== nickel ==
==> flow/design.v <==
module TM_ALU (
    input  wire        clk,
    input  wire        reset,
    input  wire [7:0]  AvgTxLen,
    input  wire [7:0]  InstExed,
    input  wire [7:0]  CurTxLen,
    output wire [7:0]  AvgTxLen_new,
    output wire [7:0]  InstExed_new
);
    reg [15:0] mac_result;  
    reg [7:0]  inc_result;
    reg [15:0] mac_reg;     
    reg [7:0]  inc_reg;      
    reg [7:0]  AvgTxLen_reg;  
    always @(posedge clk) begin
        if (reset) begin
            mac_reg      <= 0;
            inc_reg      <= 0;
            AvgTxLen_reg <= 0;
        end else begin
            mac_result     <= AvgTxLen * InstExed;
            mac_reg      <= mac_result + CurTxLen;
            inc_result     <= InstExed + 1;
            inc_reg      <= inc_result;
            AvgTxLen_reg <= AvgTxLen;  
        end
    end
    reg [7:0] AvgTxLen_new_reg;
    always @(posedge clk) begin
        if (reset) begin
            AvgTxLen_new_reg <= 0;
        end else begin
            if (inc_reg == 0) begin  
                AvgTxLen_new_reg <= 0;
            end else begin
                AvgTxLen_new_reg <= mac_reg / inc_reg;
            end
        end
    end
    assign AvgTxLen_new  = AvgTxLen_new_reg;
    assign InstExed_new = (reset) ? 8'b0 : AvgTxLen_reg;  
endmodule
Settings: LEC_CHECK=0, CAP_MARGIN=20, CORE_MARGIN=2, CORE_UTILIZATION=71, CTS_CLUSTER_DIAMETER=354, CTS_CLUSTER_SIZE=22, HOLD_SLACK_MARGIN=0.29, SETUP_SLACK_MARGIN=-1.24, SLEW_MARGIN=20; clock period 16.3 ns.
run.sh (not shown) runs the stock make flow with config.mk's settings and CLKGATE_MAP_FILE=.
4_1_cts: nickel exited with error
The following lists how garnet was set up differently from nickel:
# nickel
export LEC_CHECK = 0
export CAP_MARGIN = 20
export CORE_MARGIN = 2
export CORE_UTILIZATION = 71
export CTS_CLUSTER_DIAMETER = 354
export CTS_CLUSTER_SIZE = 22
export HOLD_SLACK_MARGIN = 0.29
export SETUP_SLACK_MARGIN = -1.24
export SLEW_MARGIN = 20
create_clock -name core_clock -period 16.3 [get_ports {clk}]
# garnet
export LEC_CHECK = 0
export CAP_MARGIN = 20
export CORE_MARGIN = 2
export CORE_UTILIZATION = 65
export CTS_CLUSTER_DIAMETER = 354
export SETUP_SLACK_MARGIN = -1.24
export SLEW_MARGIN = 20
create_clock -name core_clock -period 16.3 [get_ports {clk}]
==> comparison <==
garnet: it failed with a tool error in 4_1_cts, so there are no final results. Relative to nickel, the die span in x measured on garnet has increased by a few percent. Status: simple-gate share of the synthesized area parity (nickel, garnet). Synthesized instance count delta (garnet -> nickel): insignificant. On worst setup timing slack at the placement stage: between garnet and nickel, it ends up higher for garnet. [garnet vs nickel] core utilization at floorplan: lower in garnet. Compared with nickel, in garnet post-DP HPWL lower, die size now sits higher. Per the comparison of garnet with nickel, die outline height higher, number of placement rows higher, core area higher.
The inputs of onyx differ from those of garnet as listed below.
# garnet
export LEC_CHECK = 0
export CAP_MARGIN = 20
export CORE_MARGIN = 2
export CORE_UTILIZATION = 65
export CTS_CLUSTER_DIAMETER = 354
export SETUP_SLACK_MARGIN = -1.24
export SLEW_MARGIN = 20
create_clock -name core_clock -period 16.3 [get_ports {clk}]
# onyx
export LEC_CHECK = 0
export CAP_MARGIN = 20
export CORE_MARGIN = 2
export CORE_UTILIZATION = 40
export SLEW_MARGIN = 20
create_clock -name core_clock -period 30.0 [get_ports {clk}]
### Flow results
- onyx: PASS, flow complete, no timing, DRC or antenna violations
- onyx against garnet; cell area after placement is down by more than 10%.
- | register bit total from synthesis | garnet vs onyx | ≈ equal |
- | overall die height | onyx vs garnet | about 27% higher |
Relative to onyx, the following input files were edited for xenon:
# onyx
export LEC_CHECK = 0
export CAP_MARGIN = 20
export CORE_MARGIN = 2
export CORE_UTILIZATION = 40
export SLEW_MARGIN = 20
create_clock -name core_clock -period 30.0 [get_ports {clk}]
# xenon
export LEC_CHECK = 0
export ABC_AREA = 0
export CAP_MARGIN = 5
export CORE_ASPECT_RATIO = 0.5
export CORE_MARGIN = 9
export CORE_UTILIZATION = 40
export CTS_CLUSTER_DIAMETER = 346
export CTS_CLUSTER_SIZE = 86
export HOLD_SLACK_MARGIN = -0.09
export PLACE_DENSITY_LB_ADDON = 0.01
export SLEW_MARGIN = 20
export TNS_END_PERCENT = 35
create_clock -name core_clock -period 30.0 [get_ports {clk}]
## What came out
Both conditions hold for xenon: the flow ran to the end and the final layout passed the timing, DRC and antenna checks.
xenon has less setup slack than onyx.
xenon vs onyx — critical path depth climbed slightly
Compared with onyx, logic area in xenon increased slightly.
xenon vs onyx — number of buffers outside the clock class in the layout rose 28.
xenon vs onyx — routed length per placed instance climbed by a few percent
